## violet
==> flow/design.v <==
module RandomNumberGenerator(clk, rst, load, key_x, seed_r, seed_g, seed_b, Rout, Gout, Bout, Key_ready);
    input wire clk;
    input wire rst;
    input wire load;                  
    input wire [15:0] key_x;          
    input wire [15:0] seed_r;         
    input wire [15:0] seed_g;
    input wire [15:0] seed_b;
    output reg [7:0] Rout;
    output reg [7:0] Gout;
    output reg [7:0] Bout;
    output reg Key_ready;
    wire Rout_bit;
    wire Gout_bit;
    wire Bout_bit;
    reg[15:0] Rlfsr;
    reg[15:0] Glfsr;
    reg[15:0] Blfsr;
    reg [2:0] bit_count;
    wire Rfeedback_lfsr;
    wire Gfeedback_lfsr;
    wire Bfeedback_lfsr;
    wire Rout_lfsr;
    wire Gout_lfsr;
    wire Bout_lfsr;
    reg signed [15:0] x; 
    reg signed [31:0] x_square; 
    reg signed [31:0] x_mult;  
    reg signed [15:0] x_next;
    wire out_chaotic;
    assign Rfeedback_lfsr = Rlfsr[15] ^ Rlfsr[13] ^ Rlfsr[12] ^ Rlfsr[10]; 
    assign Gfeedback_lfsr = Glfsr[15] ^ Glfsr[13] ^ Glfsr[12] ^ Glfsr[10]; 
    assign Bfeedback_lfsr = Blfsr[15] ^ Blfsr[13] ^ Blfsr[12] ^ Blfsr[10]; 
    assign Rout_lfsr = Rlfsr[15];
    assign Gout_lfsr = Glfsr[15];
    assign Bout_lfsr = Blfsr[15];
    assign out_chaotic = x_next[15];
    assign Rout_bit = Rout_lfsr ^ out_chaotic;
    assign Gout_bit = Gout_lfsr ^ out_chaotic;
    assign Bout_bit = Bout_lfsr ^ out_chaotic;
    always @(posedge clk or posedge rst) begin
        if (rst) begin
            Rlfsr <= 16'b0000000000000001;
            Glfsr <= 16'b0000000000000010;
            Blfsr <= 16'b0000000000000011;
            x <= 16'sh7EF0;                          
            Rout <= 8'b0;
            Gout <= 8'b0;
            Bout <= 8'b0;
            Key_ready <= 0;
            bit_count <=0;
            x_square <= 0;
            x_next <= 0;
            x_mult <= 0;
        end
        else if (load) begin
            Rlfsr <= seed_r;
            Glfsr <= seed_g;
            Blfsr <= seed_b;
            x <= key_x;
            Rout <= 8'b0;
            Gout <= 8'b0;
            Bout <= 8'b0;
            Key_ready <= 0;
            bit_count <=0;
            x_square <= 0;
            x_next <= 0;
            x_mult <= 0;
        end
        else begin
            Rlfsr <= {Rlfsr[14:0], Rfeedback_lfsr};
            Glfsr <= {Glfsr[14:0], Gfeedback_lfsr};
            Blfsr <= {Blfsr[14:0], Bfeedback_lfsr};
            Rout <= {Rout[6:0], Rout_bit};
            Gout <= {Gout[6:0], Gout_bit};
            Bout <= {Bout[6:0], Bout_bit};
            if (bit_count == 3'd7) begin
                Key_ready <= 1;   
                bit_count <= 0;
            end 
            else begin
                Key_ready <= 0;
                bit_count <= bit_count + 1;
            end
            x_square <= x * x;                        
            x_mult <= x_square <<< 1;                 
            x_next <= 16'sh7FFF - x_mult[30:15];      
            x <= x_next;
        end
    end
endmodule
make LEC_CHECK=0 ABC_AREA=1 CAP_MARGIN=0 CORE_MARGIN=2 CORE_UTILIZATION=23 CTS_CLUSTER_SIZE=40 GPL_ROUTABILITY_DRIVEN=0 GPL_TIMING_DRIVEN=0 HOLD_SLACK_MARGIN=0.2 SLEW_MARGIN=10 TNS_END_PERCENT=5 finish   # period 10.0 ns
run.sh (not shown) runs the stock make flow with config.mk's settings and CLKGATE_MAP_FILE=.
Input changes introduced in indigo (baseline for comparison: violet):
Settings: clearing ABC_AREA, which used to be 1; clearing CTS_CLUSTER_SIZE, which used to be 40; swapping 23 for 58 in CORE_UTILIZATION; putting PLACE_DENSITY_LB_ADDON at 0.02 where nothing was set; clearing GPL_TIMING_DRIVEN, which used to be 0; clearing HOLD_SLACK_MARGIN, which used to be 0.2; swapping 10 for 20 in SLEW_MARGIN; clearing GPL_ROUTABILITY_DRIVEN, which used to be 0; putting SETUP_SLACK_MARGIN at -0.99 where nothing was set; putting CORE_ASPECT_RATIO at 0.5 where nothing was set; swapping 2 for 8 in CORE_MARGIN.
==> comparison <==
Compare indigo and violet | wire length lower: indigo
Diff violet -> indigo: maximum frequency now sits lower, number of failing hold endpoints at the final stage now sits at about the same level.
Average footprint of a synthesized cell came out higher on indigo than on violet.
Of indigo and violet, violet shows the higher wire length of the first global-routing pass, with indigo below it.
STATUS final cell area excluding filler cells: indigo wins against violet
Core utilization delta for indigo relative to violet: 40 points higher
For violet, the timing startpoint of the critical path was x[6], unlike indigo, where it was x[15].
indigo against violet: post-synthesis instance total went down 463; multi-input combinational cell count went down 308.
Critical path depth, indigo and violet: smaller value in indigo
Setup changes, indigo to yarrow
Settings: PLACE_DENSITY_LB_ADDON changed from 0.02 to 0.28; CORE_UTILIZATION changed from 58 to 40; ABC_AREA newly set to 1; CTS_CLUSTER_SIZE newly set to 99; SETUP_SLACK_MARGIN removed (was -0.99); CORE_MARGIN changed from 8 to 2; CAP_MARGIN changed from 0 to 20; HOLD_SLACK_MARGIN newly set to -0.09; CTS_CLUSTER_DIAMETER newly set to 362; TNS_END_PERCENT changed from 5 to 20.
## What came out
Number of rows in the core area (yarrow vs. indigo) increases by more than a quarter
indigo vs yarrow, launching element of the worst setup path: x[15] vs x[1]
Delta (yarrow minus indigo): core utilization went down by 22 points, worst stage delay on the critical path flat, worst setup slack after layout grew by 1.07 ns, number of non-clock buffers increased 3.
Post-synthesis area per instance (lower): yarrow


Starts from the design.v that is shown in full above.
==> flow/config.mk <==
export PLATFORM = sky130hd
export DESIGN_NAME = RandomNumberGenerator
export DESIGN_NICKNAME = RandomNumberGenerator
export VERILOG_FILES = /design/flow/design.v
export SDC_FILE = /design/flow/constraint.sdc
export NUM_CORES = 4
export LEC_CHECK = 0
export CAP_MARGIN = 20
export CORE_MARGIN = 2
export CORE_UTILIZATION = 66
export SLEW_MARGIN = 20
==> flow/constraint.sdc <==
create_clock -name core_clock -period 6.91 [get_ports {clk}]
set_input_delay 1.3820 -clock core_clock [delete_from_list [all_inputs] [get_ports {clk}]]
set_output_delay 1.3820 -clock core_clock [all_outputs]
set_load 0.01 [all_outputs]
Edit:
--- a/flow/config.mk
+++ b/flow/config.mk
@@ -8,4 +8,4 @@
 export CAP_MARGIN = 20
 export CORE_MARGIN = 2
-export CORE_UTILIZATION = 66
+export CORE_UTILIZATION = 58
 export SLEW_MARGIN = 20
==> flow/constraint.sdc (replaced) <==
create_clock -name core_clock -period 5.03 [get_ports {clk}]
set_input_delay 1.0060 -clock core_clock [delete_from_list [all_inputs] [get_ports {clk}]]
set_output_delay 1.0060 -clock core_clock [all_outputs]
set_load 0.01 [all_outputs]
Effect:
- This time the run finished but failed the layout checks on setup timing
- register-to-register slack is worse by 1300 ps
- design area went up by 14%
- fmax went up by 9.7%
Edit:
--- a/flow/config.mk
+++ b/flow/config.mk
@@ -8,4 +8,7 @@
 export CAP_MARGIN = 20
 export CORE_MARGIN = 2
-export CORE_UTILIZATION = 58
+export CORE_UTILIZATION = 71
+export PLACE_DENSITY = 0.66
+export SETUP_SLACK_MARGIN = 1.46
 export SLEW_MARGIN = 20
+export TNS_END_PERCENT = 5
=>
- The new run finished but failed the layout checks on setup timing
- clock-buffer cell count stays the same
- clock skew stays flat
- design area decreases by 3.6%
Edit:
--- a/flow/config.mk
+++ b/flow/config.mk
@@ -8,7 +8,4 @@
 export CAP_MARGIN = 20
 export CORE_MARGIN = 2
-export CORE_UTILIZATION = 71
-export PLACE_DENSITY = 0.66
-export SETUP_SLACK_MARGIN = 1.46
+export CORE_UTILIZATION = 40
 export SLEW_MARGIN = 20
-export TNS_END_PERCENT = 5
==> flow/constraint.sdc (replaced) <==
create_clock -name core_clock -period 6.91 [get_ports {clk}]
set_input_delay 1.3820 -clock core_clock [delete_from_list [all_inputs] [get_ports {clk}]]
set_output_delay 1.3820 -clock core_clock [all_outputs]
set_load 0.01 [all_outputs]
Result:
- Now the flow completed without violations
- critical path depth stays the same
- maximum frequency fell by 3.4%
- first-iteration DRC count fell by 29%
Edit:
--- a/flow/config.mk
+++ b/flow/config.mk
@@ -9,3 +9,5 @@
 export CORE_MARGIN = 2
 export CORE_UTILIZATION = 40
+export CTS_CLUSTER_SIZE = 79
 export SLEW_MARGIN = 20
+export TNS_END_PERCENT = 5
==> flow/constraint.sdc (replaced) <==
create_clock -name core_clock -period 10.0 [get_ports {clk}]
set_input_delay 2.0000 -clock core_clock [delete_from_list [all_inputs] [get_ports {clk}]]
set_output_delay 2.0000 -clock core_clock [all_outputs]
set_load 0.01 [all_outputs]
Result: Non-clock buffer count falls by 12. Via count shrinks slightly. Worst setup slack gains 2600 ps. Wire length increases slightly.
Edit:
--- a/flow/config.mk
+++ b/flow/config.mk
@@ -6,8 +6,11 @@
 export NUM_CORES = 4
 export LEC_CHECK = 0
-export CAP_MARGIN = 20
+export ABC_AREA = 1
+export CAP_MARGIN = 0
 export CORE_MARGIN = 2
-export CORE_UTILIZATION = 40
+export CORE_UTILIZATION = 23
 export CTS_CLUSTER_SIZE = 79
-export SLEW_MARGIN = 20
+export GPL_ROUTABILITY_DRIVEN = 0
+export HOLD_SLACK_MARGIN = 0.2
+export SLEW_MARGIN = 10
 export TNS_END_PERCENT = 5
Outcome: The changed run passed the timing, design-rule and antenna checks. Wire length went up by 16%. First-iteration DRC count went up by 0.83%. Core utilization went down by 19 points. Setup slack improved by 580 ps. Clock-buffer cell count went up by 2. Final cell count went up by about 45%. Die area went up by 85%.
